==> flow/design.v <==
module alu#(
  parameter WIDTH = 16
) (
  input [WIDTH-1:0] a,
  input [WIDTH-1:0] b,
  input cond,
  input [5:0] sel,
  output [WIDTH-1:0] out
);
assign out = alu(a, b, cond, sel);
function [WIDTH-1:0] alu(
  input [WIDTH-1:0] a,
  input [WIDTH-1:0] b,
  input cond,
  input [5:0] sel);
begin
  logic [WIDTH-1:0] add;
  logic [WIDTH:0] sub;
  logic of;
  logic zf;
  logic sf;  
  logic lt;  
  logic cf;  
  logic signed [WIDTH-1:0] sb;
  add = b + a;
  sub = b - a;
  of = is_overflow(a[15], b[15], sub[15]);
  zf = sub == {WIDTH{1'b0}};
  sf = sub[15];
  lt = sf ^ of;
  cf = sub[16];
  sb = b;
  casex (sel)
    6'b0000xx: alu = a + sel[1:0];
    6'b000100: alu = ~a;
    6'b0001x1: alu = a ^ 16'h8000;
    6'b000110: alu = a | (a[7] ? 16'hff00 : 16'd0);
    6'b001xxx: alu = b;
    6'b010000: alu = b & a;
    6'b010001: alu = b | a;
    6'b01001x: alu = b ^ a;
    6'b010100: alu = b >> a;
    6'b010101: alu = sb >>> a;
    6'b010110: alu = b << a;
    6'b100000: alu = add;
    6'b100001: alu = sub;
    6'b100010: alu = b * a;
    6'b101000: alu = {{WIDTH-1{1'b0}}, zf};
    6'b101001: alu = {{WIDTH-1{1'b0}}, ~zf};
    6'b101010: alu = lt;
    6'b101011: alu = lt | zf;
    6'b101100: alu = cf;
    6'b101101: alu = cf | zf;
    6'b11xxx0: alu = cond ? a : add;
    6'b11xxx1: alu = cond ? add : a;
    default:   alu = {WIDTH{1'b0}};
  endcase
end
endfunction
function is_overflow(input a, input b, input b_sub_a);
begin
  is_overflow = (b & ~a & ~b_sub_a) | (~b & a & b_sub_a);
end
endfunction
endmodule
module stack#(
  parameter WIDTH = 16,
  parameter DEPTH = 16
) (
  input rst,
  input clk,
  input pop,
  input push,
  input load,
  input [WIDTH-1:0] data_in,
  output [WIDTH-1:0] data0,
  output [WIDTH-1:0] data1
);
logic [WIDTH-1:0] data[0:DEPTH-1];
assign data0 = data[0];
assign data1 = data[1];
integer i;
always @(posedge clk, posedge rst) begin
  if (rst)
    for (i = 0; i < DEPTH; i = i+1) data[i] <= {WIDTH{1'b0}};
  else begin
    if (load)
      data[0] <= data_in;
    else if (pop)
      data[0] <= data[1];
    else if (push)
      data[0] <= {WIDTH{1'b0}};
    if (pop) begin
      for (i = 1; i < DEPTH-1; i = i+1) data[i] <= data[i + 1];
      data[DEPTH-1] <= {WIDTH{1'b0}};
    end
    else if (push) begin
      for (i = 1; i < DEPTH; i = i+1) data[i] <= data[i - 1];
    end
  end
end
endmodule
module signalizer(
  input rst,
  input clk,
  output phase_decode,
  output phase_exec,
  output phase_rdmem,
  output phase_fetch
);
logic reg1, reg2;
assign phase_decode = ~reg1 & ~reg2;
assign phase_exec   =  reg1 & ~reg2;
assign phase_rdmem  =  reg1 &  reg2;
assign phase_fetch  = ~reg1 &  reg2;
always @(posedge clk, posedge rst) begin
  if (rst) begin
    reg1 <= 1'b1;
    reg2 <= 1'b1;
  end else begin
    reg1 <= ~reg2;
    reg2 <= reg1;
  end
end
endmodule
module decoder(
  input [17:0] insn,
  output sign,
  output [15:0] imm_mask,
  output [2:0] src_a,
  output [1:0] src_b,
  output [5:0] alu_sel,
  output wr_stk1,
  output pop,
  output push,
  output load_stk,
  output load_fp,
  output load_gp,
  output load_ip,
  output load_isr,
  output cpop,
  output cpush,
  output byt,
  output dmem_ren,
  output dmem_wen,
  output set_ien, clear_ien,
  output call,
  output pmem_wenh, pmem_wenl
);
assign imm_mask = calc_imm_mask(insn[17:14]);
assign {sign, src_a, src_b, alu_sel,
  load_stk, load_fp, load_gp, load_ip, load_isr,
  push, pop, cpush, cpop,
  wr_stk1, byt, dmem_ren, dmem_wen,
  set_ien, clear_ien, call, pmem_wenh, pmem_wenl} = decode(insn);
function [29:0] decode(input [17:0] insn);
  logic sign;
  logic [2:0] src_a;
  logic [1:0] pp;
  logic [4:0] load;
  sign = insn[11];
  src_a = {1'b0, insn[13:12]};
  pp = insn[7:6];
  load = src_a === 3'h3;
  decode = 30'd0;
  casex (insn)
    18'b11_xxxx_xxxx_xxxx_xxxx:  
      decode = {1'b0, 3'h0, 2'h1,  6'h0f,     18'b10000_1000_0000_00_000};
    18'b00_00xx_xxxx_xxxx_xxxx:  
      decode = {sign, 3'h3,   2'h1,  6'h20,   18'b00010_0010_0000_00_100};
    18'b00_0100_xxxx_xxxx_xxxx:  
      decode = {sign, 3'h3,   2'h1,  6'h20,   18'b00010_0000_0000_00_000};
    18'b00_0101_xxxx_xxxx_xxxx:  
      decode = {sign, src_a, 2'h1,  6'h20,   18'b01000_0000_0000_00_000};
    18'b00_0110_xxxx_xxxx_xxxx:  
      decode = {sign, 3'h3,   2'h1,  6'h30,  18'b00010_0100_0000_00_000};
    18'b00_1000_xxxx_xxxx_xxxx:  
      decode = {1'b0, src_a, 2'h1,  6'h0f,     18'b10000_1000_0110_00_000};
    18'b00_10xx_xxxx_xxxx_xxxx:  
      decode = {1'b0, src_a, 2'h1,  6'h20,   18'b10000_1000_0110_00_000};
    18'b00_1100_xxxx_xxxx_xxxx:  
      decode = {1'b0, src_a, 2'h1,  6'h0f,     18'b00000_0100_0101_00_000};
    18'b00_11xx_xxxx_xxxx_xxxx:  
      decode = {1'b0, src_a, 2'h1,  6'h20,   18'b00000_0100_0101_00_000};
    18'b01_0000_xxxx_xxxx_xxx0:  
      decode = {1'b0, src_a, 2'h1,  6'h0f,     18'b10000_1000_0010_00_000};
    18'b01_00xx_xxxx_xxxx_xxx0:  
      decode = {1'b0, src_a, 2'h1,  6'h20,   18'b10000_1000_0010_00_000};
    18'b01_0000_xxxx_xxxx_xxx1:  
      decode = {1'b0, src_a, 2'h1,  6'h0f,     18'b00000_0100_0001_00_000};
    18'b01_00xx_xxxx_xxxx_xxx1:  
      decode = {1'b0, src_a, 2'h1,  6'h20,   18'b00000_0100_0001_00_000};
    18'b01_01xx_xxxx_xxxx_xxxx:  
      decode = {1'b0, src_a, 2'h1,  6'h20,   18'b10000_1000_0000_00_000};
    18'b01_11xx_0xxx_xxxx_xxxx:  
      decode = {1'b0, 3'h0, 2'h0, insn[5:0],  18'b10000_0000_0000_00_000 | (pp << 11)};
    18'b01_11xx_1xxx_xx00_0x00:  
      decode = {1'b0, 3'h4, 2'h1,  6'h00,     18'b00010_0001_0000_00_000};
    18'b01_11xx_1xxx_xx00_0x01:  
      decode = {1'b0, 3'h0, 2'h1,  6'h00,     18'b00010_0110_0000_00_100};
    18'b01_11xx_1xxx_xx00_0x10:  
      decode = {1'b0, 3'h4, 2'h1,  6'h00,     18'b01000_0001_0000_00_000};
    18'b01_11xx_1xxx_xx00_0x11:  
      decode = {1'b0, 3'h1,   2'h1,  6'h00,     18'b00000_0010_0000_00_000};
    18'b01_11xx_1xxx_xx00_10x0:  
      decode = {1'b0, 3'h0, 2'h1,  6'h00,     18'b10000_0000_0010_00_000};
    18'b01_11xx_1xxx_xx00_1100:  
      decode = {1'b0, 3'h0, 2'h1,  6'h00,     18'b10000_0100_1001_00_000};
    18'b01_11xx_1xxx_xx00_1110:  
      decode = {1'b0, 3'h0, 2'h1,  6'h00,     18'b00000_0100_1001_00_000};
    18'b01_11xx_1xxx_xx00_10x1:  
      decode = {1'b0, 3'h0, 2'h1,  6'h00,     18'b10000_0000_0110_00_000};
    18'b01_11xx_1xxx_xx00_1101:  
      decode = {1'b0, 3'h0, 2'h1,  6'h00,     18'b10000_0100_1101_00_000};
    18'b01_11xx_1xxx_xx00_1111:  
      decode = {1'b0, 3'h0, 2'h1,  6'h00,     18'b00000_0100_1101_00_000};
    18'b01_11xx_1xxx_xxx1_xx0x:  
      decode = {1'b0, 3'h3,   2'h2,  6'h0f,     18'b00010_0010_0000_00_000};
    18'b01_11xx_1xxx_xxx1_xx1x:  
      decode = {1'b0, 3'h4, 2'h1,  6'h00,     18'b00010_0001_0000_10_000};
    18'b01_11xx_1xxx_xx1x_x000:  
      decode = {1'b0, 3'h0, 2'h1,  6'h00,     18'b01000_0100_0000_00_000};
    18'b01_11xx_1xxx_xx1x_x001:  
      decode = {1'b0, 3'h0, 2'h1,  6'h00,     18'b00100_0100_0000_00_000};
    18'b01_11xx_1xxx_xx1x_x010:  
      decode = {1'b0, 3'h0, 2'h1,  6'h00,     18'b00001_0100_0000_00_000};
    18'b01_11xx_1xxx_xx1x_x100:  
      decode = {1'b0, 3'h0, 2'h1,  6'h00,     18'b10000_0100_1000_00_010};
    18'b01_11xx_1xxx_xx1x_x101:  
      decode = {1'b0, 3'h0, 2'h1,  6'h00,     18'b10000_0100_1000_00_001};
  endcase
endfunction
function [15:0] calc_imm_mask(input [3:0] op);
begin
  casex (op)
    4'b11xx: calc_imm_mask = 16'hffff;  
    4'b0000: calc_imm_mask = 16'h3fff;  
    4'b0100: calc_imm_mask = 16'h0ffe;  
    default: calc_imm_mask = 16'h0fff;  
  endcase
end
endfunction
endmodule
module signals(
  input rst,
  input clk,
  input irq,
  input [17:0] insn,
  output sign,
  output [15:0] imm_mask,
  output [2:0] src_a_sel,
  output [1:0] src_b_sel,
  output [5:0] alu_sel,
  output wr_stk1,
  output pop,
  output push,
  output load_stk,
  output load_fp,
  output load_gp,
  output load_ip,
  output load_insn,
  output load_isr,
  output cpop,
  output cpush,
  output byt,
  output dmem_ren,
  output dmem_wen,
  output set_ien, clear_ien,
  output [1:0] phase,
  output pmem_wenh, pmem_wenl
);
logic src_a_fp, src_a_gp, src_a_ip, src_a_cstk;
assign src_a_sel = src_a_fp ? 3'h1
                   : src_a_gp ? 3'h2
                   : src_a_ip ? 3'h3
                   : src_a_cstk ? 3'h4
                   : 3'h0;
assign src_a_fp = phase_half & (insn_src_a === 3'h1) & ~irq_pend;
assign src_a_gp = phase_half & (insn_src_a === 3'h2) & ~irq_pend;
assign src_a_ip = ~phase_half | (insn_src_a === 3'h3) | irq_pend | (insn_call & phase_decode);
assign src_a_cstk = phase_half & (insn_src_a === 3'h4) & ~irq_pend;
assign src_b_sel = irq_pend ? 2'h2 : insn_src_b;
assign alu_sel = phase_exec ? (irq_pend ? 6'h0f : insn_alu_sel) : phase_fetch ? 6'h01 : 6'h00;
assign pop = (insn_pop & ~irq_pend) & phase_exec;
assign push = (insn_push & ~irq_pend) & (insn_dmem_ren ? phase_rdmem : phase_exec);
assign load_stk = (insn_stk & ~irq_pend) & (insn_dmem_ren ? phase_rdmem : phase_exec);
assign load_fp = (insn_fp & ~irq_pend) & phase_exec;
assign load_gp = (insn_gp & ~irq_pend) & phase_exec;
assign load_ip = reload_ip | (phase_fetch & ~irq  );
assign load_insn = phase_fetch;
assign load_isr = (insn_isr & ~irq_pend) & phase_exec;
assign cpop = (insn_cpop & ~irq_pend) & phase_exec;
assign cpush = (insn_cpush | irq_pend) & phase_decode;
assign byt = (insn_byt & ~irq_pend);
assign dmem_ren = phase_rdmem & insn_dmem_ren;
assign dmem_wen = (insn_dmem_wen & ~irq_pend) & phase_exec;
assign set_ien = (insn_set_ien & ~irq_pend) & phase_exec;
assign clear_ien = (insn_clear_ien | irq_pend) & phase_exec;
assign phase = phase_decode ? 2'd0
             : phase_exec ? 2'd1
             : phase_rdmem ? 2'd2 : 2'd3;
assign pmem_wenh = (insn_pmem_wenh & ~irq_pend) & phase_exec;
assign pmem_wenl = (insn_pmem_wenl & ~irq_pend) & phase_exec;
logic phase_decode, phase_exec, phase_rdmem, phase_fetch, irq_pend;
signalizer signalizer(.*);
logic [2:0] insn_src_a;
logic [1:0] insn_src_b;
logic [5:0] insn_alu_sel;
logic insn_pop, insn_push, insn_stk, insn_fp, insn_gp, insn_ip, insn_isr,
  insn_cpop, insn_cpush, insn_byt, insn_dmem_ren, insn_dmem_wen,
  insn_set_ien, insn_clear_ien, insn_call, insn_pmem_wenh, insn_pmem_wenl;
decoder decoder(
  .insn(insn),
  .sign(sign),
  .imm_mask(imm_mask),
  .src_a(insn_src_a),
  .src_b(insn_src_b),
  .alu_sel(insn_alu_sel),
  .wr_stk1(wr_stk1),
  .pop(insn_pop),
  .push(insn_push),
  .load_stk(insn_stk),
  .load_fp(insn_fp),
  .load_gp(insn_gp),
  .load_ip(insn_ip),
  .load_isr(insn_isr),
  .cpop(insn_cpop),
  .cpush(insn_cpush),
  .byt(insn_byt),
  .dmem_ren(insn_dmem_ren),
  .dmem_wen(insn_dmem_wen),
  .set_ien(insn_set_ien),
  .clear_ien(insn_clear_ien),
  .call(insn_call),
  .pmem_wenh(insn_pmem_wenh),
  .pmem_wenl(insn_pmem_wenl)
);
logic reload_ip;
assign reload_ip = (insn_ip | irq_pend) & phase_exec;
logic phase_half;
assign phase_half = phase_decode | phase_exec;
always @(posedge rst, posedge clk) begin
  if (rst)
    irq_pend <= 1'b0;
  else if (phase_fetch)
    irq_pend <= irq;
end
endmodule
module cpu#(
  parameter CLOCK_HZ = 27_000_000
) (
  input  rst,
  input  clk,
  input  irq,
  output dmem_ren,  
  output dmem_wen,  
  output dmem_byt,  
  output [14-1:0] dmem_addr,
  input  [15:0] dmem_rdata,  
  output [15:0] dmem_wdata,  
  output pmem_wenh, pmem_wenl,
  output [14-1:0] pmem_addr,
  input  [17:0] pmem_rdata,  
  output [17:0] pmem_wdata   
);
logic sign, wr_stk1, pop, push,
  load_stk, load_fp, load_gp, load_ip, load_isr, cpop, cpush,
  irq_masked, ien, set_ien, clear_ien, load_insn;
logic [2:0] src_a_sel;
logic [1:0] src_b_sel;
logic [1:0] phase;
logic [5:0] alu_sel;
logic [15:0] stack0, stack1, stack_in, cstack0,
             alu_out, src_a, src_b, imm_mask, dmem_wdata_raw;
logic [15:0] fp, gp, ip, isr;
logic [14-1:0] dmem_addr_d;
logic [17:0] insn;
assign src_a = src_a_sel === 3'h1   ? fp
             : src_a_sel === 3'h2   ? gp
             : src_a_sel === 3'h3   ? ip
             : src_a_sel === 3'h4 ? cstack0
             : stack0;
assign src_b = src_b_sel === 2'd0 ? stack1
               : src_b_sel === 2'd1 ? mask_imm(insn[15:0], imm_mask, sign)
               : isr;
assign stack_in = dmem_ren ? byte_format(dmem_rdata, dmem_byt, dmem_addr_d[0]) : alu_out;
assign dmem_addr = alu_out[14-1:0];
assign dmem_wdata_raw = wr_stk1 ? stack1 : stack0;
assign dmem_wdata = dmem_addr[0] ? {dmem_wdata_raw[7:0], 8'd0} : dmem_wdata_raw;
assign pmem_addr = alu_out[14-1:0];
assign pmem_wdata = {dmem_wdata_raw[1:0], dmem_wdata_raw};
assign irq_masked = ien & irq;
alu alu(
  .a(src_a),
  .b(src_b),
  .cond(stack0[0]),
  .sel(alu_sel),
  .out(alu_out)
);
stack stack(
  .rst(rst),
  .clk(clk),
  .pop(pop),
  .push(push),
  .load(load_stk),
  .data_in(stack_in),
  .data0(stack0),
  .data1(stack1)
);
stack cstack(
  .rst(rst),
  .clk(clk),
  .pop(cpop),
  .push(cpush),
  .load(cpush),
  .data_in(alu_out),
  .data0(cstack0)
);
signals signals(
  .rst(rst),
  .clk(clk),
  .irq(irq_masked),
  .insn(insn),
  .sign(sign),
  .imm_mask(imm_mask),
  .src_a_sel(src_a_sel),
  .src_b_sel(src_b_sel),
  .alu_sel(alu_sel),
  .wr_stk1(wr_stk1),
  .pop(pop),
  .push(push),
  .load_stk(load_stk),
  .load_fp(load_fp),
  .load_gp(load_gp),
  .load_ip(load_ip),
  .load_insn(load_insn),
  .load_isr(load_isr),
  .cpop(cpop),
  .cpush(cpush),
  .byt(dmem_byt),
  .dmem_ren(dmem_ren),
  .dmem_wen(dmem_wen),
  .set_ien(set_ien),
  .clear_ien(clear_ien),
  .phase(phase),
  .pmem_wenh(pmem_wenh),
  .pmem_wenl(pmem_wenl)
);
always @(posedge clk, posedge rst) begin
  if (rst)
    fp <= 16'h4000;
  else if (load_fp)
    fp <= alu_out;
end
always @(posedge clk, posedge rst) begin
  if (rst)
    gp <= 16'h0100;
  else if (load_gp)
    gp <= alu_out;
end
always @(posedge clk, posedge rst) begin
  if (rst)
    ip <= 16'h0;
  else if (load_ip)
    ip <= alu_out;
end
always @(posedge clk, posedge rst) begin
  if (rst)
    isr <= 16'd0;
  else if (load_isr)
    isr <= alu_out;
end
always @(posedge clk, posedge rst) begin
  if (rst)
    insn <= 18'd0;
  else if (load_insn)
    insn <= pmem_rdata;
end
always @(posedge clk, posedge rst) begin
  if (rst)
    dmem_addr_d <= 14'd0;
  else
    dmem_addr_d <= dmem_addr;
end
always @(posedge clk, posedge rst) begin
  if (rst)
    ien <= 1'b1;
  else if (set_ien)
    ien <= 1'b1;
  else if (clear_ien)
    ien <= 1'b0;
end
function [15:0] byte_format(input [15:0] val16, input dmem_byt, input addr1);
begin
  if (~dmem_byt)
    byte_format = val16;
  else begin
    if (addr1)
      byte_format = val16 >> 8;
    else
      byte_format = val16 & 16'h00ff;
  end
end
endfunction
function [15:0] mask_imm(input [15:0] imm16, input [15:0] imm_mask, input sign);
begin
  logic [5:0] sign_bits;
  logic [15:0] masked;
  sign_bits = 6'b111111 ^ imm_mask[15:10];
  masked = imm16 & imm_mask;
  mask_imm = sign ? (masked | (sign_bits << 10)) : masked;
end
endfunction
endmodule
==> flow/run.sh <==
#!/bin/bash
# the make line also repeats each setting of config.mk as NAME=value (left out here)
make -C /OpenROAD-flow-scripts/flow DESIGN_CONFIG=/design/flow/config.mk WORK_HOME=/design/flow/orfs CLKGATE_MAP_FILE= finish
==> flow/config.mk <==
export PLATFORM = sky130hd
export DESIGN_NAME = cpu
export DESIGN_NICKNAME = cpu
export VERILOG_FILES = /design/flow/design.v
export SDC_FILE = /design/flow/constraint.sdc
export NUM_CORES = 4
export LEC_CHECK = 0
export CAP_MARGIN = 10
export CELL_PAD_IN_SITES_DETAIL_PLACEMENT = 0
export CORE_ASPECT_RATIO = 1.0
export CORE_MARGIN = 2
export CORE_UTILIZATION = 70
export CTS_CLUSTER_DIAMETER = 333
export GPL_ROUTABILITY_DRIVEN = 1
export MAX_ROUTING_LAYER = met4
export SLEW_MARGIN = 20
export TNS_END_PERCENT = 80
==> flow/constraint.sdc <==
create_clock -name core_clock -period 9.0 [get_ports {clk}]
set_input_delay 1.8000 -clock core_clock [delete_from_list [all_inputs] [get_ports {clk}]]
set_output_delay 1.8000 -clock core_clock [all_outputs]
set_load 0.01 [all_outputs]
==> results of run 1 <==
## layer usage
metal | global-route usage (%) | up-vias | part of all wire, %
met5 | - | - | 0
met2 | 74.7 | 3612 | 43
met3 | 19.5 | 1221 | 14
li1 | - | 16200 | -
met4 | 31.3 | 0 | 9.0
met1 | 61.1 | 18700 | 34
## through the flow
stage	hold WS, ps	instances	area, um2
global placement	454	5364	41800
global route	502	5567	45700
CTS	479	5506	44600
floorplan	353	4531	38300
finish	474	5571	45700
detailed placement	459	5364	41800
## layout make-up
cell class              instances  area [um2]
multi-input cells            3384       22200
inverters                     191         733
clock inverters                19         264
clock buffers                  90        1710
well taps                     696         871
repair buffers                566        4830
flip-flops and latches        599       15000
diodes                         26        65.1
fillers                      2746        8250
## timing repair
action | 4_1_cts | 5_1_grt
resized | 204 | 193
cloned | 1 | 0
pin swaps | 59 | 89
setup endpoints to repair | 40 | 47
setup buffers | 33 | 38
hold endpoints to repair | 0 | 0
==> flow_summary_export.csv, run 1 <==
group,metric,value,unit
synthesis,largest_area_cell,"dfrtp_1",
synthesis,yosys-dominant-comb-family,"simple AND/OR/NAND/NOR gates",
clocking,cts_root_buf,"clkbuf_16",
worst_setup_path,required_time_of_the_critical_path,7200,ps
place,post-dp-hpwl,89500,um
synthesis,syn-num-nets,4735,
synthesis,ys_seq_elements,599,
worst_setup_path,worst_setup_path_endpoint,"pmem_addr[13]",
synthesis,post-synth-top-area-fraction,38.8,%
synthesis,synth_dominant_cell_count,"nand2_1",
clocking,clk_transition_reported_paths,70,ps
run_status,failed_checks,"negative setup slack",
route,wl,151000,um
clocking,cts_hold_buf,0,
final_timing,max-slew-margin-rel,19.2,%
synthesis,avgSynthCellArea,8.45,um2
die,die_outline_area,56600,um2
route,route.detailed.wl_per_inst,27.0,um
worst_setup_path,reg2reg_depth,39,
cells_and_area,finalCoreUtilization,84.7,%
worst_setup_path,worst_ep_arrival_time,8600,ps
min_path,min_delay_worst_type,"reg -> reg",
final_timing,achievable-frequency,96.1,MHz
synthesis,ff_type,"dfrtp_1",
synthesis,fraction_of_synthesis_flops_using_an_asynchronous_set_or_reset_pin,100,%
min_path,worst_hold_startpoint,"stack.data[15][10]",
synthesis,yosys_area,38300,um2
worst_setup_path,cp_max_fo,6,
worst_setup_path,rrSetupSlack,-40,ps
final_timing,worstMarginPinSlew,1210,ps
place,place_congestion,1.18,
die,core-area,53900,um2
global_route,initial_antenna_violation_count,20,
place,pre_cts_ws,-1100,ps
worst_setup_path,critical_path.max_stage_delay,550,ps
synthesis,synth.cell_area,38300,um2
synthesis,xor_share,1.51,%
final_timing,finalHoldViolations,0,
global_route,grt_pass1_wl,217000,um
route,detail_route.drc_violations,0,
worst_setup_path,critical_path.most_common_cell,"buf_6",
route,routed_via_density,7.14,
synthesis,topCellsByArea,"dfrtp_1 (39%), nand2_1 (9.8%), mux2i_1 (7.4%), o21ai_0 (4.7%), nor2_1 (4.4%)",
die,fp_util,71.0,%
final_timing,timing_max_transition_violations_final,0,
die,fp-row-count,85,
min_path,hold-path-cell-count,2,
final_timing,crit_path_time_final,10400,ps
route,detailroute.via_count,39800,
cells_and_area,final_net_count,5005,
synthesis,muxShareOfSynthArea,9.30,%
job,maxCapViolCount,0,
die,die_width,238,um
place,place.port_buffers,103,
route,ant_nets,0,
clocking,numCtsBuffers,59,
global_route,first_global_vias,37200,
worst_setup_path,critical_path.startpoint_type,"register",
die,pin_count,104,
worst_setup_path,crit_family,"adder cells",
cells_and_area,flow.area_growth_from_synthesis,19.2,%
job,warning_count,77,
min_path,whs_endpoint,"stack.data[14][10]",
synthesis,ys_top_cells_by_count,"nand2_1 (1001), dfrtp_1 (594), nor2_1 (444), o21ai_0 (356), mux2i_1 (282)",
worst_setup_path,setup.worst_path.start,"insn[17]",
clocking,tritoncts_clock_tree,"built",
global_route,largest_net_degree_at_the_start_of_global_routing,330,
final_timing,finalCritPeriodShare,116,%
route,drt_first_pass_iters,14,
synthesis,post_synth_and_or_nand_nor_area_fraction,19.1,%
clocking,ctsHtreeMaxLevel,2,
route,drtIter0Drc,6988,
synthesis,yosys-stat-cells,4531,
global_route,grt.overflow.total,0,
synthesis,flip_flops_with_a_built_in_enable,0,
synthesis,ys_sh_adder,7.08,%
global_route,global_route.usage.total,51.5,%
worst_setup_path,cp.buffers_inverters,12,
clocking,clock_insertion_delay_worst_skew,680,ps
synthesis,yosysSeqAreaShare,39.2,%
die,die.size.y,238,um
worst_setup_path,crit_path_top_delay_cell,"fa_1",
final_timing,worst_slack,-1400,ps
run_status,run_status,"failed layout checks",
worst_setup_path,critical_path_class,"reg -> out",
clocking,cts_buffer_depth,3,
synthesis,synthDistinctLibCells,115,
final_timing,fin_skew,54.3,ps
synthesis,synthAoiAreaFrac,17.9,%
synthesis,syn_inst,4531,
worst_setup_path,critical_path_depth,35,
worst_setup_path,worstSetupEndpointType,"output port",
final_timing,totalNegativeSetupSlack,-21310,ps
final_timing,rsz0062_at_grt,"yes",
worst_setup_path,worst_r2r_startpoint,"insn[17]",
synthesis,synthesis.yosys.warnings,7,
worst_setup_path,reg2reg_to,"cstack.data[0][15]",
clocking,clock_sinks,599,
final_timing,timing.final.setup_violations,40,
==> run 2, diff against run 1 <==
CAP_MARGIN = 20   (was 10)
CELL_PAD_IN_SITES_DETAIL_PLACEMENT = default   (was 0)
CORE_ASPECT_RATIO = default   (was 1.0)
CORE_UTILIZATION = 40   (was 70)
CTS_CLUSTER_DIAMETER = default   (was 333)
GPL_ROUTABILITY_DRIVEN = default   (was 1)
MAX_ROUTING_LAYER = default   (was met4)
TNS_END_PERCENT = default   (was 80)
clock period = 11.2 ns   (was 9.0 ns; I/O delays follow)
==> flow_summary_export.csv, run 2 <==
group,metric,value,unit
clocking,clock_sinks,599,
worst_setup_path,rrSetupSlack,2310,ps
clocking,cts_hold_buf,0,
place,place_area,41200,um2
final_timing,fin_skew,39.2,ps
min_path,min_delay_worst_type,"reg -> reg",
clocking,tritoncts_clock_tree,"built",
die,die_width,313,um
synthesis,largest_area_cell,"dfrtp_1",
worst_setup_path,setup.worst_path.start,"insn[16]",
cells_and_area,filler_cell_count,9368,
worst_setup_path,reg2reg_depth,27,
route,drt_first_pass_iters,6,
global_route,grt_pass1_wl,193000,um
cells_and_area,finalCoreUtilization,46.4,%
final_timing,rsz0062_at_grt,"no",
synthesis,synth.cell_area,38300,um2
synthesis,post-synth-top-area-fraction,38.8,%
clocking,clock_insertion_delay_worst_skew,630,ps
route,detailroute.via_count,33800,
route,routed_via_density,5.69,
worst_setup_path,cp.buffers_inverters,12,
min_path,whs_endpoint,"signals.signalizer.reg2",
cells_and_area,total_area_of_sequential_cells,15000,um2
synthesis,synth_dominant_cell_count,"nand2_1",
route,ant_nets,0,
die,pin_count,104,
worst_setup_path,critical_path.max_stage_delay,500,ps
synthesis,topCellsByArea,"dfrtp_1 (39%), nand2_1 (9.8%), mux2i_1 (7.4%), o21ai_0 (4.7%), nor2_1 (4.4%)",
job,maxCapViolCount,0,
die,fp-row-count,113,
route,drtIter0Drc,3598,
die,fp_util,40.3,%
clocking,clk_transition_reported_paths,60,ps
final_timing,timing_max_transition_violations_final,0,
worst_setup_path,critical_path.startpoint_type,"register",
synthesis,syn-num-nets,4735,
clocking,cts_root_buf,"clkbuf_16",
cells_and_area,comb_area,21300,um2
worst_setup_path,worstSetupEndpointType,"output port",
place,place_congestion,1.00,
worst_setup_path,crit_path_top_delay_cell,"fa_1",
global_route,first_global_vias,32700,
synthesis,yosysSeqAreaShare,39.2,%
final_timing,max-slew-margin-rel,19.3,%
final_timing,achievable-frequency,92.2,MHz
final_timing,finalCritPeriodShare,96.9,%
final_timing,finalHoldViolations,0,
synthesis,yosys-stat-cells,4531,
synthesis,ff_type,"dfrtp_1",
synthesis,xor_share,1.51,%
worst_setup_path,worst_r2r_startpoint,"insn[15]",
final_timing,crit_path_time_final,10850,ps
clocking,cts_buffer_depth,3,
route,detail_route.drc_violations,0,
synthesis,yosys_area,38300,um2
synthesis,synthDistinctLibCells,115,
synthesis,yosys-dominant-comb-family,"simple AND/OR/NAND/NOR gates",
cells_and_area,final_net_count,4818,
synthesis,ys_top_cells_by_count,"nand2_1 (1001), dfrtp_1 (594), nor2_1 (444), o21ai_0 (356), mux2i_1 (282)",
global_route,grt.overflow.total,0,
final_timing,timing.final.setup_violations,0,
worst_setup_path,required_time_of_the_critical_path,8960,ps
route,route.detailed.wl_per_inst,20.9,um
global_route,initial_antenna_violation_count,1,
worst_setup_path,critical_path_class,"reg -> out",
clocking,ctsHtreeMaxLevel,3,
worst_setup_path,critical_path_depth,35,
synthesis,post_synth_and_or_nand_nor_area_fraction,19.1,%
synthesis,ys_seq_elements,599,
global_route,largest_net_degree_at_the_start_of_global_routing,298,
synthesis,avgSynthCellArea,8.45,um2
worst_setup_path,worst_ep_arrival_time,8610,ps
synthesis,flip_flops_with_a_built_in_enable,0,
run_status,run_status,"no timing/DRC/antenna violations",
place,post-dp-hpwl,88000,um
route,wl,124000,um
worst_setup_path,cp_max_fo,7,
place,place.port_buffers,103,
worst_setup_path,worst_setup_path_endpoint,"dmem_addr[9]",
synthesis,ys_sh_adder,7.08,%
min_path,worst_hold_startpoint,"signals.signalizer.reg1",
clocking,numCtsBuffers,69,
synthesis,fraction_of_synthesis_flops_using_an_asynchronous_set_or_reset_pin,100,%
cells_and_area,finish.instance_area,44100,um2
worst_setup_path,crit_family,"adder cells",
final_timing,worstMarginPinSlew,1190,ps
die,die_outline_area,98200,um2
synthesis,muxShareOfSynthArea,9.30,%
synthesis,syn_inst,4531,
job,warning_count,72,
final_timing,totalNegativeSetupSlack,0,ps
worst_setup_path,reg2reg_to,"stack.data[0][15]",
cells_and_area,flow.area_growth_from_synthesis,15.1,%
global_route,global_route.usage.total,25.0,%
synthesis,synthAoiAreaFrac,17.9,%
min_path,hold-path-cell-count,0,
synthesis,synthesis.yosys.warnings,7,
die,die.size.y,313,um
die,core-area,95000,um2
## run 2: repair_timing
action | 4_1_cts | 5_1_grt
endpoints found under the hold margin | 0 | 0
pin swaps | 3 | 11
endpoints found under the setup margin | 8 | 20
resized | 14 | 41
buffers inserted | 4 | 36
## run 2: per-layer routing
layer / track usage (%) / wire, um / share of wire [%]
met5: 0 / 0 / 0
met4: 11.0 / 5520 / 4.4
met3: 5.11 / 8850 / 7.1
met2: 38.0 / 55100 / 44
met1: 34.3 / 54900 / 44
## run 2: area by class of cell
class                           count  share of cell area [%]
Tap cell                         1265                    3.59
Sequential cell                   599                    34.0
Antenna cell                        2                  0.0113
Clock inverter                     21                   0.539
Timing Repair Buffer              370                    7.31
Clock buffer                      107                    4.68
Multi-Input combinational cell   3383                    48.2
Inverter                          191                    1.63
## run 2: per-stage QoR
stage               worst slack [ps]  hold slack, ps  std cells
finish                           349             463       5938
global route                    4.46             457       5936
floorplan                        795             353       4531
detailed placement               407             416       5766
CTS                             1.83             452       5898
global placement                 424             419       5766
==> run 3, diff against run 2 <==
ABC_AREA = 1   (was default)
CAP_MARGIN = 5   (was 20)
CELL_PAD_IN_SITES_DETAIL_PLACEMENT = 0   (was default)
CORE_ASPECT_RATIO = 1.0   (was default)
CORE_UTILIZATION = 70   (was 40)
CTS_CLUSTER_DIAMETER = 333   (was default)
GPL_ROUTABILITY_DRIVEN = 1   (was default)
MAX_ROUTING_LAYER = met4   (was default)
TNS_END_PERCENT = 80   (was default)
clock period = 8.85 ns   (was 11.2 ns; I/O delays follow)
==> flow_summary_export.csv, run 3 <==
group,metric,value,unit
run_status,run_status,"failed layout checks",
run_status,failed_checks,"negative setup slack",
synthesis,synthDistinctLibCells,68,
synthesis,xor_share,0.651,%
job,warning_count,75,
clocking,clock_sinks,599,
global_route,largest_net_degree_at_the_start_of_global_routing,306,
min_path,whs_endpoint,"stack.data[0][3]",
synthesis,fraction_of_synthesis_flops_using_an_asynchronous_set_or_reset_pin,100,%
min_path,min_delay_worst_type,"reg -> reg",
die,core-area,55100,um2
route,detailroute.via_count,40800,
final_timing,crit_path_time_final,10930,ps
die,fp_util,70.8,%
clocking,clk_transition_reported_paths,60,ps
synthesis,yosys-stat-cells,5276,
worst_setup_path,crit_path_top_delay_cell,"fa_2",
final_timing,fin_skew,52.7,ps
global_route,initial_antenna_violation_count,7,
cells_and_area,filler_cell_count,3079,
clocking,clock_insertion_delay_worst_skew,680,ps
final_timing,rsz0062_at_grt,"yes",
final_timing,max-slew-margin-rel,25.6,%
synthesis,largest_area_cell,"dfrtp_1",
worst_setup_path,cp_max_fo,11,
worst_setup_path,rrSetupSlack,-300,ps
clocking,cts_root_buf,"clkbuf_16",
worst_setup_path,required_time_of_the_critical_path,7080,ps
synthesis,muxShareOfSynthArea,0.901,%
final_timing,finalHoldViolations,0,
cells_and_area,total_area_of_sequential_cells,15000,um2
clocking,cts_buffer_depth,3,
worst_setup_path,crit_family,"adder cells",
synthesis,post-synth-top-area-fraction,38.1,%
route,drt_first_pass_iters,12,
synthesis,synthesis.yosys.warnings,7,
synthesis,syn-num-nets,5480,
worst_setup_path,reg2reg_to,"stack.data[0][15]",
place,post-dp-hpwl,87600,um
die,die_outline_area,57600,um2
worst_setup_path,worst_setup_path_endpoint,"dmem_addr[13]",
worst_setup_path,critical_path_class,"reg -> out",
synthesis,ys_sh_adder,6.95,%
place,place_congestion,1.12,
cells_and_area,finalCoreUtilization,84.6,%
global_route,grt.overflow.total,0,
cells_and_area,comb_area,20300,um2
die,pin_count,104,
final_timing,worst_slack,-2080,ps
worst_setup_path,worst_r2r_startpoint,"insn[15]",
route,detail_route.drc_violations,0,
synthesis,post_synth_and_or_nand_nor_area_fraction,18.3,%
synthesis,yosys-dominant-comb-family,"AND-OR/OR-AND gates",
synthesis,yosysSeqAreaShare,38.4,%
final_timing,totalNegativeSetupSlack,-25380,ps
worst_setup_path,cp.buffers_inverters,10,
worst_setup_path,reg2reg_depth,44,
route,ant_nets,0,
synthesis,syn_inst,5276,
clocking,ctsHtreeMaxLevel,2,
synthesis,yosys_area,39000,um2
die,die_width,240,um
final_timing,timing_max_transition_violations_final,0,
global_route,grt_pass1_wl,207000,um
final_timing,achievable-frequency,91.5,MHz
synthesis,ys_top_cells_by_count,"nand2_1 (1046), o21ai_0 (937), inv_1 (890), dfrtp_1 (594), o211ai_1 (282)",
min_path,worst_hold_startpoint,"stack.data[0][3]",
synthesis,synth.cell_area,39000,um2
clocking,tritoncts_clock_tree,"built",
route,route.detailed.wl_per_inst,22.2,um
final_timing,worstMarginPinSlew,1120,ps
die,fp-row-count,86,
worst_setup_path,critical_path.startpoint_type,"register",
synthesis,avgSynthCellArea,7.39,um2
global_route,global_route.usage.total,47.6,%
worst_setup_path,critical_path_depth,40,
min_path,hold-path-cell-count,2,
final_timing,timing.final.setup_violations,47,
synthesis,ff_type,"dfrtp_1",
global_route,first_global_vias,37700,
cells_and_area,flow.area_growth_from_synthesis,19.5,%
route,routed_via_density,6.42,
job,maxCapViolCount,0,
worst_setup_path,worstSetupEndpointType,"output port",
synthesis,flip_flops_with_a_built_in_enable,0,
synthesis,ys_seq_elements,599,
worst_setup_path,critical_path.max_stage_delay,740,ps
route,drtIter0Drc,6519,
route,wl,141000,um
synthesis,topCellsByArea,"dfrtp_1 (38%), o21ai_0 (12%), nand2_1 (10%), inv_1 (8.6%), o211ai_1 (5.4%)",
cells_and_area,final_net_count,5766,
worst_setup_path,setup.worst_path.start,"insn[15]",
place,place.port_buffers,103,
die,die.size.y,240,um
synthesis,synthAoiAreaFrac,22.1,%
clocking,numCtsBuffers,59,
final_timing,finalCritPeriodShare,124,%
synthesis,synth_dominant_cell_count,"nand2_1",
worst_setup_path,worst_ep_arrival_time,9160,ps
[run 3: final cells by class]
class | instances | area share, %
multi-input cells | 3416 | 43.6
flip-flops and latches | 599 | 32.2
repair buffers | 560 | 10.3
inverters | 926 | 7.57
clock buffers | 83 | 3.60
well taps | 748 | 2.01
clock inverters | 24 | 0.711
diodes | 7 | 0.0376
[run 3: routing by layer]
metal	share of wire [%]	global-route usage, %	routed length (um)	up-vias
met3	13	13.4	18600	843
li1	-	-	-	17800
met5	0	-	0	-
met1	36	58.8	50300	19100
met4	7.6	25.6	10800	0
met2	44	71.2	61700	3145
[run 3: per-stage QoR]
stage | instance area [um2] | hold WS [ps] | setup slack, ps | cells
detailed placement | 42200 | 466 | -1280 | 6119
finish | 46600 | 485 | -2080 | 6363
global placement | 42200 | 462 | -1100 | 6119
CTS | 45700 | 482 | -995 | 6317
global route | 46600 | 506 | -2240 | 6363
floorplan | 39000 | 361 | -1090 | 5276
[run 3: timing repair]
item | CTS | global route
hold buffers | 0 | 0
pin swaps | 73 | 98
gates resized | 309 | 200
setup endpoints to repair | 40 | 44
setup buffers | 89 | 37
gates cloned | 2 | 2
==> run 4, diff against run 3 <==
ABC_AREA = default   (was 1)
CAP_MARGIN = 20   (was 5)
CELL_PAD_IN_SITES_DETAIL_PLACEMENT = default   (was 0)
CORE_ASPECT_RATIO = default   (was 1.0)
CORE_UTILIZATION = 40   (was 70)
CTS_CLUSTER_DIAMETER = default   (was 333)
GPL_ROUTABILITY_DRIVEN = default   (was 1)
MAX_ROUTING_LAYER = default   (was met4)
TNS_END_PERCENT = default   (was 80)
clock period = 10.4 ns   (was 8.85 ns; I/O delays follow)
==> flow_summary_export.csv, run 4 <==
group,metric,value,unit
global_route,global_route.usage.total,25.1,%
worst_setup_path,setup.worst_path.start,"insn[12]",
worst_setup_path,required_time_of_the_critical_path,8320,ps
final_timing,worst_slack,-41.1,ps
synthesis,synth.cell_area,38300,um2
min_path,min_delay_worst_type,"reg -> reg",
synthesis,syn_inst,4531,
synthesis,yosys-stat-cells,4531,
route,detail_route.drc_violations,0,
place,place.port_buffers,103,
route,drtIter0Drc,3637,
final_timing,crit_path_time_final,10440,ps
synthesis,topCellsByArea,"dfrtp_1 (39%), nand2_1 (9.8%), mux2i_1 (7.4%), o21ai_0 (4.7%), nor2_1 (4.4%)",
synthesis,syn-num-nets,4735,
clocking,clock_insertion_delay_worst_skew,620,ps
die,pin_count,104,
worst_setup_path,critical_path_depth,34,
synthesis,post-synth-top-area-fraction,38.8,%
synthesis,avgSynthCellArea,8.45,um2
synthesis,ys_seq_elements,599,
clocking,cts_hold_buf,0,
worst_setup_path,reg2reg_depth,33,
worst_setup_path,reg2reg_to,"stack.data[0][15]",
global_route,grt.overflow.total,0,
worst_setup_path,worstSetupEndpointType,"output port",
min_path,worst_hold_startpoint,"signals.signalizer.reg1",
route,drt_first_pass_iters,9,
clocking,tritoncts_clock_tree,"built",
synthesis,ys_sh_adder,7.08,%
die,fp_util,40.3,%
worst_setup_path,critical_path.most_common_cell,"buf_4",
synthesis,synthesis.yosys.warnings,7,
die,die.size.y,313,um
synthesis,ys_top_cells_by_count,"nand2_1 (1001), dfrtp_1 (594), nor2_1 (444), o21ai_0 (356), mux2i_1 (282)",
job,warning_count,62,
cells_and_area,final_net_count,4959,
synthesis,post_synth_and_or_nand_nor_area_fraction,19.1,%
synthesis,yosys-dominant-comb-family,"simple AND/OR/NAND/NOR gates",
route,detailroute.via_count,34800,
worst_setup_path,rrSetupSlack,1400,ps
clocking,clock_sinks,599,
global_route,first_global_vias,32900,
place,place_congestion,1.02,
global_route,grt_pass1_wl,194000,um
run_status,failed_checks,"negative setup slack",
worst_setup_path,worst_ep_arrival_time,8360,ps
final_timing,finalHoldViolations,0,
route,diodes,0,
run_status,run_status,"failed layout checks",
place,placedCellCount,5858,
synthesis,largest_area_cell,"dfrtp_1",
min_path,whs_endpoint,"signals.signalizer.reg2",
synthesis,ff_type,"dfrtp_1",
synthesis,synth_dominant_cell_count,"nand2_1",
route,route.detailed.wl_per_inst,20.8,um
final_timing,rsz0062_at_grt,"yes",
synthesis,xor_share,1.51,%
synthesis,muxShareOfSynthArea,9.30,%
min_path,hold-path-cell-count,0,
synthesis,flip_flops_with_a_built_in_enable,0,
final_timing,timing_max_transition_violations_final,0,
route,routed_via_density,5.73,
route,ant_nets,0,
worst_setup_path,cp.buffers_inverters,11,
synthesis,synthAoiAreaFrac,17.9,%
synthesis,fraction_of_synthesis_flops_using_an_asynchronous_set_or_reset_pin,100,%
worst_setup_path,worst_setup_path_endpoint,"dmem_addr[13]",
route,wl,126000,um
job,maxCapViolCount,0,
final_timing,fin_skew,29.1,ps
worst_setup_path,worst_r2r_startpoint,"insn[14]",
worst_setup_path,cp_max_fo,7,
global_route,largest_net_degree_at_the_start_of_global_routing,322,
die,die_outline_area,98200,um2
cells_and_area,final_cell_count_no_fill,6068,
final_timing,achievable-frequency,95.8,MHz
worst_setup_path,critical_path.startpoint_type,"register",
worst_setup_path,critical_path_class,"reg -> out",
place,post-dp-hpwl,89700,um
synthesis,yosysSeqAreaShare,39.2,%
clocking,cts_buffer_depth,3,
synthesis,synthDistinctLibCells,115,
die,die_width,313,um
synthesis,yosys_area,38300,um2
final_timing,finalCritPeriodShare,100,%
clocking,clk_transition_reported_paths,60,ps
die,core-area,95000,um2
worst_setup_path,crit_path_top_delay_cell,"fa_1",
final_timing,max-slew-margin-rel,21.8,%
die,fp-row-count,113,
worst_setup_path,crit_family,"adder cells",
global_route,initial_antenna_violation_count,4,
worst_setup_path,critical_path.max_stage_delay,490,ps
final_timing,timing.final.setup_violations,2,
final_timing,totalNegativeSetupSlack,-82.0,ps
clocking,ctsHtreeMaxLevel,3,
clocking,cts_root_buf,"clkbuf_16",
clocking,numCtsBuffers,67,
final_timing,worstMarginPinSlew,1160,ps
cells_and_area,flow.area_growth_from_synthesis,20.1,%
==> run 4: final cells by class <==
class	instances	area (um2)
multi-input cells	3383	21900
well taps	1265	1580
repair buffers	513	4500
clock buffers	100	1990
fillers	9160	49000
inverters	191	741
clock inverters	17	219
flip-flops and latches	599	15000
==> run 4: metal layers <==
metal / vias to the layer above / part of all wire, % / GRT usage, %
li1: 16100 / - / -
met1: 17100 / 44 / 35.0
met2: 1278 / 45 / 38.8
met3: 302 / 7.3 / 4.24
met4: 0 / 4.3 / 10.1
met5: - / 0 / 0
==> run 4: repair_timing <==
item	CTS	global route
endpoints found under the setup margin	30	34
buffers inserted	57	38
gates resized	128	161
pin swaps	44	73
==> run 4: stage by stage <==
step | hold WS [ps] | utilization (%) | setup slack, ps | area [um2]
finish | 425 | 48.4 | -41.1 | 46000
global route | 438 | 48.4 | -303 | 46000
CTS | 421 | 47.4 | -20.5 | 45000
detailed placement | 409 | 44.2 | -111 | 42000
global placement | 410 | 44.2 | -50.0 | 42000
floorplan | 353 | - | 155 | 38300
==> run 5, diff against run 4 <==
CORE_UTILIZATION = 72   (was 40)
CTS_CLUSTER_SIZE = 14   (was default)
PLACE_DENSITY_LB_ADDON = 0.0   (was default)
SETUP_SLACK_MARGIN = 1.29   (was default)
clock period = 4.51 ns   (was 10.4 ns; I/O delays follow)
==> flow_summary_export.csv, run 5 <==
group,metric,value,unit
clocking,ctsHtreeMaxLevel,2,
synthesis,xor_share,1.51,%
synthesis,synth.cell_area,38300,um2
clocking,cts_hold_buf,0,
clocking,numCtsBuffers,60,
clocking,cts_root_buf,"clkbuf_16",
synthesis,synthAoiAreaFrac,17.9,%
synthesis,flip_flops_with_a_built_in_enable,0,
place,post-dp-hpwl,96500,um
die,die_width,235,um
synthesis,post_synth_and_or_nand_nor_area_fraction,19.1,%
synthesis,muxShareOfSynthArea,9.30,%
die,core-area,52600,um2
synthesis,ys_seq_elements,599,
die,die.size.y,235,um
clocking,cts_buffer_depth,3,
die,pin_count,104,
die,die_outline_area,55100,um2
synthesis,largest_area_cell,"dfrtp_1",
run_status,run.stop_error,"[ERROR GRT-0116] Global routing finished with congestion. Check the congestion regions in the DRC Viewer.",
die,fp_util,72.9,%
place,place.port_buffers,103,
synthesis,synth_dominant_cell_count,"nand2_1",
run_status,run_status,"stopped before the end",
synthesis,topCellsByArea,"dfrtp_1 (39%), nand2_1 (9.8%), mux2i_1 (7.4%), o21ai_0 (4.7%), nor2_1 (4.4%)",
synthesis,ys_top_cells_by_count,"nand2_1 (1001), dfrtp_1 (594), nor2_1 (444), o21ai_0 (356), mux2i_1 (282)",
global_route,global_route.usage.total,67.7,%
synthesis,syn-num-nets,4735,
synthesis,ys_sh_adder,7.08,%
synthesis,synthesis.yosys.warnings,7,
die,fp-row-count,84,
place,place_congestion,1.11,
global_route,grt.overflow.total,41,
run_status,failed_stage,"5_1_grt",
synthesis,yosysSeqAreaShare,39.2,%
place,pre_cts_ws,-4470,ps
synthesis,syn_inst,4531,
synthesis,synthDistinctLibCells,115,
synthesis,avgSynthCellArea,8.45,um2
synthesis,post-synth-top-area-fraction,38.8,%
synthesis,fraction_of_synthesis_flops_using_an_asynchronous_set_or_reset_pin,100,%
synthesis,ff_type,"dfrtp_1",
synthesis,yosys_area,38300,um2
clocking,clock_sinks,599,
synthesis,yosys-stat-cells,4531,
place,place_area,45200,um2
synthesis,yosys-dominant-comb-family,"simple AND/OR/NAND/NOR gates",
run 5: metal layers:
layer  overflow  global-route usage [%]
met2         18                    89.1
met5          0                    28.3
met3          0                    47.1
met1          0                    69.0
met4         23                    60.7
run 5: stage by stage:
stage | std cells | utilization [%]
3_3_place_gp | 5665 | 86.0
2_1_floorplan | 4531 | -
3_5_place_dp | 5665 | 86.0
4_1_cts | 5825 | 92.4
run 5: repair_timing:
item,CTS
gates resized,330
pin swaps,112
setup buffers,51
setup endpoints to repair,578
==> run 6, diff against run 5 <==
CAP_MARGIN = 35   (was 20)
CELL_PAD_IN_SITES_GLOBAL_PLACEMENT = 3   (was default)
CORE_UTILIZATION = 66   (was 72)
CTS_CLUSTER_SIZE = default   (was 14)
GPL_ROUTABILITY_DRIVEN = 1   (was default)
MAX_ROUTING_LAYER = met4   (was default)
PLACE_DENSITY = 0.63   (was default)
PLACE_DENSITY_LB_ADDON = default   (was 0.0)
SETUP_SLACK_MARGIN = 1.25   (was 1.29)
TNS_END_PERCENT = 55   (was default)
clock period = 9.53 ns   (was 4.51 ns; I/O delays follow)
==> flow_summary_export.csv, run 6 <==
group,metric,value,unit
synthesis,synthAoiAreaFrac,17.9,%
synthesis,muxShareOfSynthArea,9.30,%
synthesis,ys_seq_elements,599,
run_status,run_status,"stopped before the end",
die,die.size.y,245,um
synthesis,yosys-stat-cells,4531,
die,die_outline_area,60000,um2
synthesis,post-synth-top-area-fraction,38.8,%
synthesis,xor_share,1.51,%
synthesis,fraction_of_synthesis_flops_using_an_asynchronous_set_or_reset_pin,100,%
synthesis,synth_dominant_cell_count,"nand2_1",
synthesis,yosys_area,38300,um2
synthesis,post_synth_and_or_nand_nor_area_fraction,19.1,%
synthesis,yosysSeqAreaShare,39.2,%
die,die_width,245,um
synthesis,largest_area_cell,"dfrtp_1",
run_status,failed_stage,"3_1_place_gp_skip_io",
synthesis,syn-num-nets,4735,
synthesis,yosys-dominant-comb-family,"simple AND/OR/NAND/NOR gates",
synthesis,ys_top_cells_by_count,"nand2_1 (1001), dfrtp_1 (594), nor2_1 (444), o21ai_0 (356), mux2i_1 (282)",
synthesis,synth.cell_area,38300,um2
synthesis,syn_inst,4531,
synthesis,flip_flops_with_a_built_in_enable,0,
synthesis,ff_type,"dfrtp_1",
die,core-area,57600,um2
synthesis,synthDistinctLibCells,115,
synthesis,ys_sh_adder,7.08,%
synthesis,avgSynthCellArea,8.45,um2
synthesis,synthesis.yosys.warnings,7,
die,fp-row-count,88,
synthesis,topCellsByArea,"dfrtp_1 (39%), nand2_1 (9.8%), mux2i_1 (7.4%), o21ai_0 (4.7%), nor2_1 (4.4%)",
run_status,run.stop_error,"[ERROR GPL-0301] Utilization 141.409 % exceeds 100%.",
die,fp_util,66.5,%
==> run 7, diff against run 6 <==
CAP_MARGIN = 20   (was 35)
CELL_PAD_IN_SITES_GLOBAL_PLACEMENT = default   (was 3)
CORE_UTILIZATION = 64   (was 66)
GPL_ROUTABILITY_DRIVEN = default   (was 1)
MAX_ROUTING_LAYER = default   (was met4)
PLACE_DENSITY = default   (was 0.63)
SETUP_SLACK_MARGIN = 1.97   (was 1.25)
TNS_END_PERCENT = default   (was 55)
clock period = 7.8 ns   (was 9.53 ns; I/O delays follow)
==> flow_summary_export.csv, run 7 <==
group,metric,value,unit
final_timing,max-slew-margin-rel,-20.9,%
cells_and_area,filler_cell_count,3249,
synthesis,syn-num-nets,4735,
synthesis,flip_flops_with_a_built_in_enable,0,
synthesis,fraction_of_synthesis_flops_using_an_asynchronous_set_or_reset_pin,100,%
synthesis,ys_sh_adder,7.08,%
worst_setup_path,crit_path_top_delay_cell,"fa_1",
worst_setup_path,setup.worst_path.start,"insn[15]",
final_timing,worst_slack,-2160,ps
route,wl,154000,um
final_timing,worstMarginPinSlew,1790,ps
final_timing,crit_path_time_final,9960,ps
worst_setup_path,worstSetupEndpointType,"output port",
worst_setup_path,reg2reg_to,"fp[14]",
worst_setup_path,rrSetupSlack,-1580,ps
clocking,clock_sinks,599,
die,fp-row-count,89,
die,pin_count,104,
worst_setup_path,reg2reg_depth,48,
synthesis,ys_seq_elements,599,
worst_setup_path,cp.buffers_inverters,8,
global_route,largest_net_degree_at_the_start_of_global_routing,344,
final_timing,achievable-frequency,100,MHz
synthesis,syn_inst,4531,
worst_setup_path,worst_r2r_startpoint,"insn[15]",
min_path,min_delay_worst_type,"reg -> reg",
route,drt_first_pass_iters,31,
cells_and_area,total_area_of_sequential_cells,15000,um2
place,place.port_buffers,103,
final_timing,holdWs,481,ps
clocking,cts_hold_buf,0,
global_route,first_global_vias,38400,
die,fp_util,64.8,%
synthesis,yosys-stat-cells,4531,
synthesis,synthAoiAreaFrac,17.9,%
route,detailroute.via_count,39800,
route,route.detailed.wl_per_inst,26.6,um
final_timing,fin_skew,73.5,ps
min_path,hold-path-cell-count,2,
synthesis,largest_area_cell,"dfrtp_1",
clocking,tritoncts_clock_tree,"built",
synthesis,synth_dominant_cell_count,"nand2_1",
synthesis,yosys_area,38300,um2
place,post-dp-hpwl,95300,um
run_status,failed_checks,"max-capacitance violations, max-slew violations, negative setup slack",
cells_and_area,final_cell_count_no_fill,5804,
global_route,initial_antenna_violation_count,11,
route,detail_route.drc_violations,0,
job,warning_count,75,
route,ant_nets,0,
synthesis,yosysSeqAreaShare,39.2,%
synthesis,synth.cell_area,38300,um2
final_timing,rsz0062_at_grt,"yes",
synthesis,xor_share,1.51,%
synthesis,avgSynthCellArea,8.45,um2
place,placedCellCount,5555,
die,die.size.y,249,um
route,drtIter0Drc,6509,
synthesis,post_synth_and_or_nand_nor_area_fraction,19.1,%
min_path,whs_endpoint,"isr[1]",
die,die_outline_area,61800,um2
cells_and_area,comb_area,22800,um2
clocking,cts_root_buf,"clkbuf_16",
synthesis,synthesis.yosys.warnings,7,
synthesis,yosys-dominant-comb-family,"simple AND/OR/NAND/NOR gates",
synthesis,post-synth-top-area-fraction,38.8,%
synthesis,topCellsByArea,"dfrtp_1 (39%), nand2_1 (9.8%), mux2i_1 (7.4%), o21ai_0 (4.7%), nor2_1 (4.4%)",
worst_setup_path,critical_path.startpoint_type,"register",
synthesis,ff_type,"dfrtp_1",
synthesis,muxShareOfSynthArea,9.30,%
synthesis,ys_top_cells_by_count,"nand2_1 (1001), dfrtp_1 (594), nor2_1 (444), o21ai_0 (356), mux2i_1 (282)",
final_timing,finalHoldViolations,0,
worst_setup_path,critical_path.max_stage_delay,610,ps
min_path,worst_hold_startpoint,"isr[1]",
place,place_congestion,1.06,
route,routed_via_density,6.86,
job,maxCapViolCount,1,
final_timing,finalCritPeriodShare,128,%
global_route,grt.overflow.total,0,
clocking,cts_buffer_depth,3,
die,core-area,59100,um2
clocking,clk_transition_reported_paths,70,ps
worst_setup_path,worst_ep_arrival_time,8400,ps
worst_setup_path,critical_path.most_common_cell,"fa_1",
global_route,grt_pass1_wl,226000,um
run_status,run_status,"failed layout checks",
global_route,global_route.usage.total,47.1,%
clocking,numCtsBuffers,61,
worst_setup_path,crit_family,"adder cells",
worst_setup_path,critical_path_class,"reg -> out",
worst_setup_path,required_time_of_the_critical_path,6240,ps
worst_setup_path,worst_setup_path_endpoint,"dmem_addr[13]",
place,pre_cts_ws,-1930,ps
worst_setup_path,critical_path_depth,28,
cells_and_area,final_net_count,5174,
worst_setup_path,cp_max_fo,6,
final_timing,timing_max_transition_violations_final,3,
final_timing,timing.final.setup_violations,75,
cells_and_area,flow.area_growth_from_synthesis,26.1,%
die,die_width,249,um
clocking,clock_insertion_delay_worst_skew,690,ps
clocking,ctsHtreeMaxLevel,2,
synthesis,synthDistinctLibCells,115,
run 7: area by class of cell:
type / instances / area share [%]
multi-input cells: 3383 / 47.1
flip-flops and latches: 599 / 31.1
well taps: 773 / 2.00
diodes: 8 / 0.0415
clock inverters: 40 / 1.21
clock buffers: 76 / 3.46
repair buffers: 734 / 13.5
inverters: 191 / 1.58
run 7: metal layers:
metal,vias up,wire (um),share of wire [%],track usage [%]
met3,998,18500,12,12.0
met4,12,12900,8.4,28.9
met5,-,314,0.20,0
li1,16600,-,-,-
met1,19100,54400,35,58.9
met2,3206,68100,44,74.1
run 7: per-stage QoR:
| stage | setup TNS [ps] | utilization [%] | instance area [um2] |
|---|---|---|---|
| after floorplan | -1155230 | - | 39200 |
| after global placement | -54960 | 73.5 | 43400 |
| after detailed placement | -58680 | 73.5 | 43400 |
| after CTS | -66160 | 79.9 | 47200 |
| after global routing | -89060 | 81.6 | 48300 |
| final | -73170 | 81.7 | 48300 |
run 7: what timing repair did:
action / CTS / global route
gates cloned: 3 / 1
setup buffers: 78 / 41
setup endpoints to repair: 159 / 138
pin swaps: 86 / 80
gates resized: 360 / 184
==> run 8, diff against run 7 <==
CORE_ASPECT_RATIO = 0.71   (was default)
CORE_UTILIZATION = 72   (was 64)
CTS_CLUSTER_DIAMETER = 376   (was default)
CTS_CLUSTER_SIZE = 14   (was default)
HOLD_SLACK_MARGIN = 0.29   (was default)
PLACE_DENSITY_LB_ADDON = 0.0   (was default)
SETUP_SLACK_MARGIN = 1.29   (was 1.97)
clock period = 4.51 ns   (was 7.8 ns; I/O delays follow)
==> flow_summary_export.csv, run 8 <==
group,metric,value,unit
synthesis,synthDistinctLibCells,115,
synthesis,topCellsByArea,"dfrtp_1 (39%), nand2_1 (9.8%), mux2i_1 (7.4%), o21ai_0 (4.7%), nor2_1 (4.4%)",
synthesis,ys_top_cells_by_count,"nand2_1 (1001), dfrtp_1 (594), nor2_1 (444), o21ai_0 (356), mux2i_1 (282)",
global_route,global_route.usage.total,71.7,%
synthesis,yosys-dominant-comb-family,"simple AND/OR/NAND/NOR gates",
run_status,run.stop_error,"[ERROR GRT-0232] Routing congestion too high. Check the congestion heatmap in the GUI.",
synthesis,post_synth_and_or_nand_nor_area_fraction,19.1,%
clocking,numCtsBuffers,48,
clocking,clock_sinks,599,
synthesis,muxShareOfSynthArea,9.30,%
global_route,grt.overflow.total,24,
place,placedCellCount,5680,
run_status,failed_stage,"5_1_grt",
place,place.port_buffers,103,
synthesis,xor_share,1.51,%
synthesis,fraction_of_synthesis_flops_using_an_asynchronous_set_or_reset_pin,100,%
synthesis,ys_seq_elements,599,
synthesis,post-synth-top-area-fraction,38.8,%
clocking,cts_buffer_depth,3,
synthesis,yosysSeqAreaShare,39.2,%
clocking,cts_root_buf,"clkbuf_16",
place,place_congestion,1.16,
die,fp_util,72.6,%
synthesis,synthesis.yosys.warnings,7,
die,pin_count,104,
synthesis,flip_flops_with_a_built_in_enable,0,
clocking,ctsHtreeMaxLevel,2,
synthesis,syn-num-nets,4735,
synthesis,ys_sh_adder,7.08,%
die,core-area,52800,um2
synthesis,synthAoiAreaFrac,17.9,%
place,post-dp-hpwl,98100,um
clocking,cts_hold_buf,0,
die,fp-row-count,71,
run_status,run_status,"stopped before the end",
place,place_area,45300,um2
die,die_outline_area,55100,um2
die,die.size.y,198,um
die,die_width,278,um
synthesis,yosys-stat-cells,4531,
synthesis,synth.cell_area,38300,um2
synthesis,synth_dominant_cell_count,"nand2_1",
synthesis,ff_type,"dfrtp_1",
synthesis,syn_inst,4531,
synthesis,largest_area_cell,"dfrtp_1",
synthesis,yosys_area,38300,um2
synthesis,avgSynthCellArea,8.45,um2
==> run 8: what timing repair did <==
item                                    4_1_cts
resized                                     288
gates cloned                                  1
setup buffers                                65
endpoints found under the setup margin      533
pin swaps                                    85
==> run 8: metal layers <==
layer | GRT usage, % | GRT overflow
met2 | 90.8 | 10
met3 | 51.7 | 0
met4 | 67.9 | 14
met1 | 74.3 | 0
met5 | 26.8 | 0
==> run 8: metrics by stage <==
stage          setup slack [ps]
2_1_floorplan             -4560
3_3_place_gp              -4430
3_5_place_dp              -4620
4_1_cts                   -4670
